run 1:
## cordic_2taylor
module cordic_2taylor (
input clk,
input reset,
input signed [15:0] ang,
input signed [15:0] xin,
input signed [15:0] yin,
output signed [15:0] Xout,
output signed [15:0] Yout);
clock: 14.8 ns
lec_check: 0
abc_area: 1
cap_margin: 30
cell_pad_in_sites_global_placement: 3
core_aspect_ratio: 0.53
core_margin: 7
core_utilization: 42
cts_cluster_diameter: 21
cts_cluster_size: 91
gpl_routability_driven: 1
gpl_timing_driven: 0
max_routing_layer: met4
min_routing_layer: met2
place_density_lb_addon: 0.23
setup_slack_margin: 0.72
slew_margin: 40
run.sh (not shown) runs the stock make flow with config.mk's settings and CLKGATE_MAP_FILE=.
No final results exist for run 1, since it was stopped by error FLW-0024 during 3_1_place_gp_skip_io.
Relative to run 1, the following input files were edited for run 2:
Settings: a deleted CTS_CLUSTER_DIAMETER that had been 21; a deleted CTS_CLUSTER_SIZE that had been 91; a deleted CELL_PAD_IN_SITES_GLOBAL_PLACEMENT that had been 3; a deleted MIN_ROUTING_LAYER that had been met2; a change of SLEW_MARGIN from 40 to 20; a deleted CORE_ASPECT_RATIO that had been 0.53; a change of CAP_MARGIN from 30 to 20; a deleted PLACE_DENSITY_LB_ADDON that had been 0.23; a deleted SETUP_SLACK_MARGIN that had been 0.72; a change of CORE_MARGIN from 7 to 2; a deleted ABC_AREA that had been 1; a change of CORE_UTILIZATION from 42 to 40; a change of GPL_ROUTABILITY_DRIVEN from 1 to 0; a deleted GPL_TIMING_DRIVEN that had been 0; a change of the clock period (ns, I/O delays scaled along) from 14.8 to 10.0.
[summary]
Per the comparison of run 2 with run 1, xor and xnor fraction of the mapped netlist area shrank by 1.6 points, share of synthesized cell area in and-or and or-and compound cells grew by 7.8 points, vertical die dimension grew by about 35%. Run 2 closes out successfully: all stages finished, all timing, DRC and antenna checks passed.
What run 3 does differently from run 2 at the input level:
Settings: PLACE_DENSITY now 0.42, previously not set; CORE_UTILIZATION now 58, was 40; CTS_CLUSTER_DIAMETER now 328, previously not set; ABC_AREA now 1, previously not set; MAX_ROUTING_LAYER no longer set, was met4; TNS_END_PERCENT now 45, previously not set; CTS_CLUSTER_SIZE now 98, previously not set; SETUP_SLACK_MARGIN now -0.61, previously not set; GPL_ROUTABILITY_DRIVEN no longer set, was 0.
Notes after the runs:
Run 2 finished every step from synthesis to the final layout, and the layout passed the timing, DRC and antenna checks. Run 3 | stages: all done | timing, DRC, antenna: all pass. Synthesis-to-layout area growth is higher on run 2. As far as maximum level of the CTS H-tree goes, run 3 and run 2 are indistinguishable; the numbers are identical. Across both runs, portion of the layout cell area used by non-clock buffers was lower for run 3 than for run 2. Diff run 2 -> run 3: total stage count of the critical path moved up; worst hold slack moved down; clock buffer and inverter area fraction after layout moved up; share of cell area taken by multi-input logic gates moved up; final design instance area without fill moved down. Row global-route wire length before repair: run 3 lower / run 2 higher.
For run 4, these inputs were changed with respect to run 3:
Settings: PLACE_DENSITY removed (was 0.42); ABC_AREA removed (was 1); SETUP_SLACK_MARGIN removed (was -0.61); CTS_CLUSTER_DIAMETER removed (was 328); TNS_END_PERCENT removed (was 45); CTS_CLUSTER_SIZE removed (was 98); the clock period (ns, I/O delays scaled along) changed from 10.0 to 5.43.
- Run 4 | ERROR | 5_1_grt
- Comparing run 3 and run 4, post-synthesis sequential area ratio is higher on run 3.
- Routability congestion estimate: run 4 vs run 3 up 4.9%
- Per the comparison of run 4 with run 3, complex-gate fraction of the synthesized area went up 7.8 points; chip area has increased; Yosys chip area increased by 2.6% relative to the old numbers.
> inputs changed (run 4 -> run 5)
Settings: an added PLACE_DENSITY of 0.67; an added SETUP_SLACK_MARGIN of -0.49; a change of CORE_UTILIZATION from 58 to 72; a change of the clock period (ns, I/O delays scaled along) from 5.43 to 8.35.
Notes after the runs:
- Comparing run 4 against run 5, there is no change at all in average cell area after synthesis.
- Count of buffers added by post-CTS timing repair for setup on run 5 is down relative to run 4.
- Run 5 reports a lower placement row count than run 4 does.
- Final checks on run 5, whose flow otherwise completed, came back failing, citing setup timing.
- Compared with run 4, run 5 shows fraction of the core area occupied by cells at floorplan higher by 14 points.
- Comparing run 4 and run 5, the lower worst setup slack after placement was measured on run 4.
- Re cell area after synthesis: no difference whatsoever between run 5 and run 4.
- Post-cts gate resize count, run 4 and run 5, lower one = run 5.
- Re synthesized netlist cell count: no difference whatsoever between run 5 and run 4.
- The overall die area of run 5 falls short of that of run 4 by 19%.
- [compare] base=run 4 new=run 5: placeable core region down 20%, number of buffers created by CTS has remained practically unchanged.


lane 1:
Starting RTL as in the previous note.
export LEC_CHECK = 0
export ABC_AREA = 1
export CAP_MARGIN = 20
export CORE_MARGIN = 2
export CORE_UTILIZATION = 72
export CTS_CLUSTER_SIZE = 17
export HOLD_SLACK_MARGIN = 0.29
export PLACE_DENSITY = 0.65
export SETUP_SLACK_MARGIN = -0.71
export SLEW_MARGIN = 20
create_clock -name core_clock -period 7.15 [get_ports {clk}]
For lane 1, the flow was terminated by a tool error in 5_1_grt and produced no final design.
Input-level comparison between lane 2 and lane 1:
- removing CTS_CLUSTER_SIZE (formerly 17)
- removing ABC_AREA (formerly 1)
- removing SETUP_SLACK_MARGIN (formerly -0.71)
- removing HOLD_SLACK_MARGIN (formerly 0.29)
- changing CORE_UTILIZATION from 72 to 18
- removing PLACE_DENSITY (formerly 0.65)
- changing the clock period (ns, I/O delays scaled along) from 7.15 to 9.78
Cmp lane 1 and lane 2 / share of the synthesized netlist area taken by xor and xnor gates / higher: lane 1. [compare] base=lane 1 new=lane 2: cell count in the Yosys report saw a decrease; floorplan net count saw a decrease. Sort lane 1 and lane 2 by width of the chip, ascending, and lane 1 comes first. Comparing lane 1 and lane 2, the lower area fraction in compound gates after synthesis was measured on lane 1. Per the comparison of lane 2 with lane 1, post-placement cell area moved up; number of rows created at floorplan climbed 79. On area enclosed by the die boundary, lane 2 does worse than lane 1. The run showing the smaller post-synth design cell area is lane 1. | core utilization before placement | lane 2 vs lane 1 | 55 points lower |. In lane 2 relative to lane 1, area figure in the yosys stat output had gone up by a few percent. Lane 2 was carried through to the last stage, and its layout satisfied the timing, DRC and antenna checks.
Setup changes, lane 2 to lane 3
- CORE_UTILIZATION: 18 -> 68
- the clock period (ns, I/O delays scaled along): 9.78 -> 7.82
Every stage of lane 3 finished as expected; the final checks, on the other hand, flagged negative setup slack, which means the layout fails. Lane 3 ends up with higher global-route usage than lane 2 does. Per the comparison of lane 3 with lane 2, required time at the worst-slack endpoint dropped 1.99 ns.
## Diff of input files: lane 4 against lane 3
- CTS_CLUSTER_DIAMETER now 103, previously not set
- SETUP_SLACK_MARGIN now -0.63, previously not set
- CORE_UTILIZATION now 69, was 68
- the clock period (ns, I/O delays scaled along) now 8.24, was 7.82
### Flow results
Status lane 4: flow complete, layout not clean - negative setup slack
In lane 3 the implementation ran to completion but is not tape-out ready, as the final checks report negative setup slack.
Core occupancy in the finished layout came out lower on lane 4 than on lane 3.
Against lane 3, lane 4 comes in 0.0014 sq mm lower on post-route cell area.
Of lane 3 and lane 4, the higher post-detailed-route wirelength per cell belongs to lane 3.
In lane 4, final cycle utilization of the critical path is lower than in lane 3.
Going from lane 3 to lane 4, mean instance size in the synthesized netlist comparable.
Of the two values seen for source of the critical timing path, xin[2] was produced by lane 4 and xin[4] by lane 3.
Delta (lane 4 minus lane 3): number of antenna violations at the first check in global routing now smaller, fraction of the yosys area taken by sequential cells barely changed, worst setup margin rose by 1.13 ns.
The following lists how lane 5 was set up differently from lane 4:
- CORE_UTILIZATION: 69 -> 64
- SETUP_SLACK_MARGIN: -0.63 -> -0.71
- CTS_CLUSTER_DIAMETER: 103 -> unset
- the clock period (ns, I/O delays scaled along): 8.24 -> 7.15
==> results <==
Complete run, failing final checks: lane 5, reason negative setup slack. Looking at number of logic stages on the critical path including buffering, lane 5 sits 6 lower than lane 4 does. Lane 5 vs. lane 4: worst-case hold slack went up by 0.010 ns. Per the comparison of lane 5 with lane 4, initial cell density of the core lower; final cell count without fillers increased by 3.4% relative to the old numbers; met2 capacity usage during global routing moved down. Lane 5 has less setup slack than lane 4.
